==> flow/design.v <==
module AudioADC
(
input rst,  
input AUD_BCLK,  
input AUD_ADCLRCK,  
input AUD_ADCDAT,  
output reg done,
output reg [31:0]digital_signal_out
);
parameter START = 3'd0, RECIEVE = 3'd1, DONE = 3'd2, ERROR = 3'd3;
reg [2:0]S, NS;
reg [4:0]bits_left;
reg [31:0]temp_data;
always @(posedge AUD_BCLK or negedge rst)
begin
	if(rst == 1'b0)
		S <= START;
	else
		S <= NS;
end
always @ (posedge AUD_BCLK or negedge rst)
begin
	if(rst == 0)
	begin
		done <= 1'b0;
		bits_left <= 5'd31;
		digital_signal_out <= 31'd0;
	end
	else		
		case(S)
			START: 
			begin
				done <= 1'b0;
				bits_left <= 5'd31;
			end
			RECIEVE:
			begin
				bits_left <= bits_left - 5'd1;
				temp_data[bits_left] <= AUD_ADCDAT;
			end	
			DONE:
			begin
				done <= 1'b1;
				bits_left <= 5'd31;			
				digital_signal_out <= temp_data;
			end	
		endcase
end
always @ (*)
begin
	case (S)
		START:
		begin
			if(AUD_ADCLRCK == 1'd1)
				NS = RECIEVE;
			else
				NS = START;
		end
		RECIEVE:
		begin
			if(bits_left == 5'd0)
				NS = DONE;
			else
				NS = RECIEVE;
		end
		DONE: NS = START;
		ERROR: NS = ERROR;
		default: NS = ERROR;
	endcase
end
endmodule
module AudioDAC
(
input rst,
input AUD_BCLK,  
input AUD_DACLRCK,  
input [31:0]digital_signal_in,
output reg done,
output reg AUD_DACDAT  
);
parameter START = 3'd0, SEND = 3'd1, DONE = 3'd2, ERROR = 3'd3;
reg [2:0]S, NS;
reg [4:0]bits_left;
reg [31:0]temp_data;
always @(posedge AUD_BCLK or negedge rst)
begin
	if(rst == 1'b0)
		S <= START;
	else
		S <= NS;
end
always @ (posedge AUD_BCLK or negedge rst)
begin
	if(rst == 0)
		begin
			done <= 1'b0;
			bits_left <= 5'd31;
			temp_data <= 32'd0;
		end
	else
		case(S)
			START:
			begin
				done <= 1'b0;
				bits_left <= 5'd31;
				temp_data <= digital_signal_in;
			end
			SEND: bits_left <= bits_left - 5'd1;
			DONE:
			begin
				done <= 1'b1;				
				bits_left <= 5'd31;
			end
		endcase
end
always @ (*)
begin
	AUD_DACDAT = temp_data[bits_left];
	case (S)
		START:
		begin
			if(AUD_DACLRCK == 1)
				NS = SEND;
			else
				NS = START;	
		end
		SEND:
		begin
			if(bits_left == 5'd0)
				NS = DONE;
			else
				NS = SEND;
		end
		DONE: NS = START;
		ERROR: NS = ERROR;
		default: NS = ERROR;
	endcase
end
endmodule
module LowPassFilter
(
input rst,
input AUDIO_CLK, 
input AUD_DACLRCK, 
input [31:0]currentADCData,
output reg [31:0]lowPassFilterOutput
);
reg [31:0]lastAudioIn;
reg [31:0]lastOutput;
wire signed [31:0]leftAudio = {{16{currentADCData[31]}}, currentADCData[31:16]};
wire signed [31:0]leftLastOutput = {{16{lastOutput[31]}}, lastOutput[31:16]};
reg signed [31:0]leftResult;
wire signed [31:0]rightAudio = { {16{currentADCData[15]}}, currentADCData[15:0]};
wire signed [31:0]rightLastOutput = {{16{lastOutput[15]}}, lastOutput[15:0]};
reg signed [31:0]rightResult;
always @ (*)
begin
	leftResult = (($signed(32'd16) * $signed(leftAudio)) / $signed(32'd141)) + (($signed(32'd125) * $signed(leftLastOutput)) / $signed(32'd141));
	rightResult = (($signed(32'd16) * $signed(rightAudio)) / $signed(32'd141)) + (($signed(32'd125) * $signed(rightLastOutput)) / $signed(32'd141));
	lowPassFilterOutput[31:16] = leftResult[15:0];
	lowPassFilterOutput[15:0] =  rightResult[15:0];
end
always @ (posedge AUDIO_CLK or negedge rst)
begin	
	if(rst == 0)
		lastOutput <= 32'd0;
	else 
		if(AUD_DACLRCK == 1'b1)
			lastOutput <= lowPassFilterOutput;
end
endmodule
module HighPassFilter
(
input rst,
input AUDIO_CLK, 
input AUD_DACLRCK,  
input [31:0]currentADCData,
output reg [31:0]highPassFilterOutput
);
reg [31:0]lastAudioIn;
reg [31:0]lastOutput;
wire signed [31:0]leftAudio = {{16{currentADCData[31]}}, currentADCData[31:16]};
wire signed [31:0]leftLastOutput = {{16{lastOutput[31]}}, lastOutput[31:16]};
wire signed [31:0]leftLastInput = { {16{lastAudioIn[31]}}, lastAudioIn[31:16]};
reg signed [31:0]leftResult;
wire signed [31:0]rightAudio = {{16{currentADCData[15]}}, currentADCData[15:0]};
wire signed [31:0]rightLastOutput = {{16{lastOutput[15]}}, lastOutput[15:0]};
wire signed [31:0]rightLastInput = {{16{lastAudioIn[15]}}, lastAudioIn[15:0]};
reg signed [31:0]rightResult;
always @ (*)
begin
	leftResult = (($signed(32'd16) * ($signed(leftLastOutput) + $signed(leftAudio) - $signed(leftLastInput))) / $signed(32'd141));
	rightResult = (($signed(32'd16) * ($signed(rightLastOutput) + $signed(rightAudio) - $signed(rightLastInput))) / $signed(32'd141));
	highPassFilterOutput[31:16] = leftResult[15:0];
	highPassFilterOutput[15:0] =  rightResult[15:0];
end
always @ (posedge AUDIO_CLK or negedge rst)
begin	
	if(rst == 0)
	begin
		lastOutput <= 32'd0;
		lastAudioIn <= 32'd0;
	end
	else 
		if(AUD_DACLRCK == 1'b1)
		begin
			lastOutput <= highPassFilterOutput;
			lastAudioIn <= currentADCData;
		end
end
endmodule
module EchoFilter
(
input rst,
input AUDIO_CLK, 
input AUD_DACLRCK, 
input [31:0]currentADCData,
output reg [31:0]echoFilterOutput
);
reg [31:0]lastAudioIn;
wire signed [31:0]leftAudio = {{16{currentADCData[31]}}, currentADCData[31:16]};
wire signed [31:0]leftLastInput = {{16{lastAudioIn[31]}}, lastAudioIn[31:16]};
reg signed [31:0]leftResult;
wire signed [31:0]rightAudio = {{16{currentADCData[15]}}, currentADCData[15:0]};
wire signed [31:0]rightLastInput = {{16{lastAudioIn[15]}}, lastAudioIn[15:0]};
reg signed [31:0]rightResult;
always @ (*)
begin
	leftResult = (($signed(32'd3) * $signed(leftLastInput)) / $signed(32'd4)) + $signed(leftAudio) ;
	rightResult = (($signed(32'd3) * $signed(rightLastInput)) / $signed(32'd4)) + $signed(rightAudio);
	echoFilterOutput[31:16] = leftResult[15:0];
	echoFilterOutput[15:0] =  rightResult[15:0];
end
always @ (posedge AUDIO_CLK or negedge rst)
begin	
	if(rst == 0)
		lastAudioIn <= 32'd0;
	else 
		if(AUD_DACLRCK == 1'b1)
			lastAudioIn <= currentADCData;
end
endmodule
module audio_core
(
	input AUD_BCLK,
	input rst,
	input [2:0]SW,
	input AUD_ADCLRCK,
	input AUD_ADCDAT,
	input AUD_DACLRCK,
	output AUD_DACDAT
);
wire DACDone;
wire ADCDone;
wire [31:0]currentADCData;
reg [31:0]currentDACData;
AudioDAC myDAC(
	rst,  
	AUD_BCLK,  
	AUD_DACLRCK,  
	currentDACData,  
	DACDone,  
	AUD_DACDAT  
);
AudioADC myADC(
	rst,  
	AUD_BCLK,  
	AUD_ADCLRCK,  
	AUD_ADCDAT,  
	ADCDone,  
	currentADCData  
);
wire [31:0]lowPassFilterOutput;
LowPassFilter lowpass(rst, AUD_BCLK, AUD_DACLRCK, currentADCData, lowPassFilterOutput);
wire [31:0]highPassFilterOutput;
HighPassFilter highpass(rst, AUD_BCLK, AUD_DACLRCK, currentADCData, highPassFilterOutput);
wire [31:0]echoFilterOutput;
EchoFilter echo(rst, AUD_BCLK, AUD_DACLRCK, currentADCData, echoFilterOutput);
always @(*)
begin
	case({SW[2], SW[1], SW[0]})
		3'b001: currentDACData = lowPassFilterOutput; 
		3'b010: currentDACData = highPassFilterOutput; 
		3'b100: currentDACData = echoFilterOutput; 
		default: currentDACData = currentADCData;
	endcase
end
endmodule
==> flow/config.mk <==
export PLATFORM = sky130hd
export DESIGN_NAME = audio_core
export DESIGN_NICKNAME = audio_core
export VERILOG_FILES = /design/flow/design.v
export SDC_FILE = /design/flow/constraint.sdc
export NUM_CORES = 4
export LEC_CHECK = 0
export ABC_AREA = 1
export CAP_MARGIN = 20
export CELL_PAD_IN_SITES_DETAIL_PLACEMENT = 2
export CORE_ASPECT_RATIO = 0.81
export CORE_MARGIN = 4
export CORE_UTILIZATION = 69
export CTS_CLUSTER_SIZE = 77
export GPL_ROUTABILITY_DRIVEN = 0
export GPL_TIMING_DRIVEN = 0
export MAX_ROUTING_LAYER = met4
export MIN_ROUTING_LAYER = met2
export PLACE_DENSITY_LB_ADDON = 0.25
export SETUP_SLACK_MARGIN = -2.0
export SLEW_MARGIN = 40
==> flow/constraint.sdc <==
create_clock -name core_clock -period 36.2 [get_ports {AUD_BCLK}]
set_input_delay 7.2400 -clock core_clock [delete_from_list [all_inputs] [get_ports {AUD_BCLK}]]
set_output_delay 7.2400 -clock core_clock [all_outputs]
set_load 0.01 [all_outputs]
run.sh (not shown) runs the stock make flow with config.mk's settings and CLKGATE_MAP_FILE=.
The baseline never finished: it broke off in 3_5_place_dp (DPL-0033).
Then changed:
Settings changed: CELL_PAD_IN_SITES_DETAIL_PLACEMENT 2 to not set, CORE_MARGIN 4 to 2, CORE_UTILIZATION 69 to 40, MAX_ROUTING_LAYER met4 to not set, PLACE_DENSITY_LB_ADDON 0.25 to 0.23.
Clock period 36.2 ns to 41.3 ns, I/O delays scaled along.
The changed run ran to the end with no violations; area after synthesis is unchanged; die size came out higher by about 70%; synthesized cell count does not change.
Then changed:
Settings changed: ABC_AREA 1 to not set, CORE_ASPECT_RATIO 0.81 to not set, CORE_UTILIZATION 40 to 65, CTS_CLUSTER_SIZE 77 to not set, GPL_ROUTABILITY_DRIVEN 0 to not set, GPL_TIMING_DRIVEN 0 to not set, MIN_ROUTING_LAYER met2 to not set, PLACE_DENSITY_LB_ADDON 0.23 to not set, SETUP_SLACK_MARGIN -2.0 to not set, SLEW_MARGIN 40 to 20.
Clock period 41.3 ns to 16.9 ns, I/O delays scaled along.
The changed run aborted during 5_1_grt.
Die size fell by about 30%.
Synthesized cell count is lower by about 8%.
Synthesized area rose by about 10%.
Then changed:
Settings changed: CORE_UTILIZATION 65 to 64, CTS_CLUSTER_DIAMETER set to 354, CTS_CLUSTER_SIZE set to 99, PLACE_DENSITY set to 0.37.
Clock period 16.9 ns to 16.7 ns, I/O delays scaled along.
Result: The new run aborted during 5_1_grt (GRT-0232). Die size goes up slightly. Synthesized area stays the same. Synthesized cell count does not change.
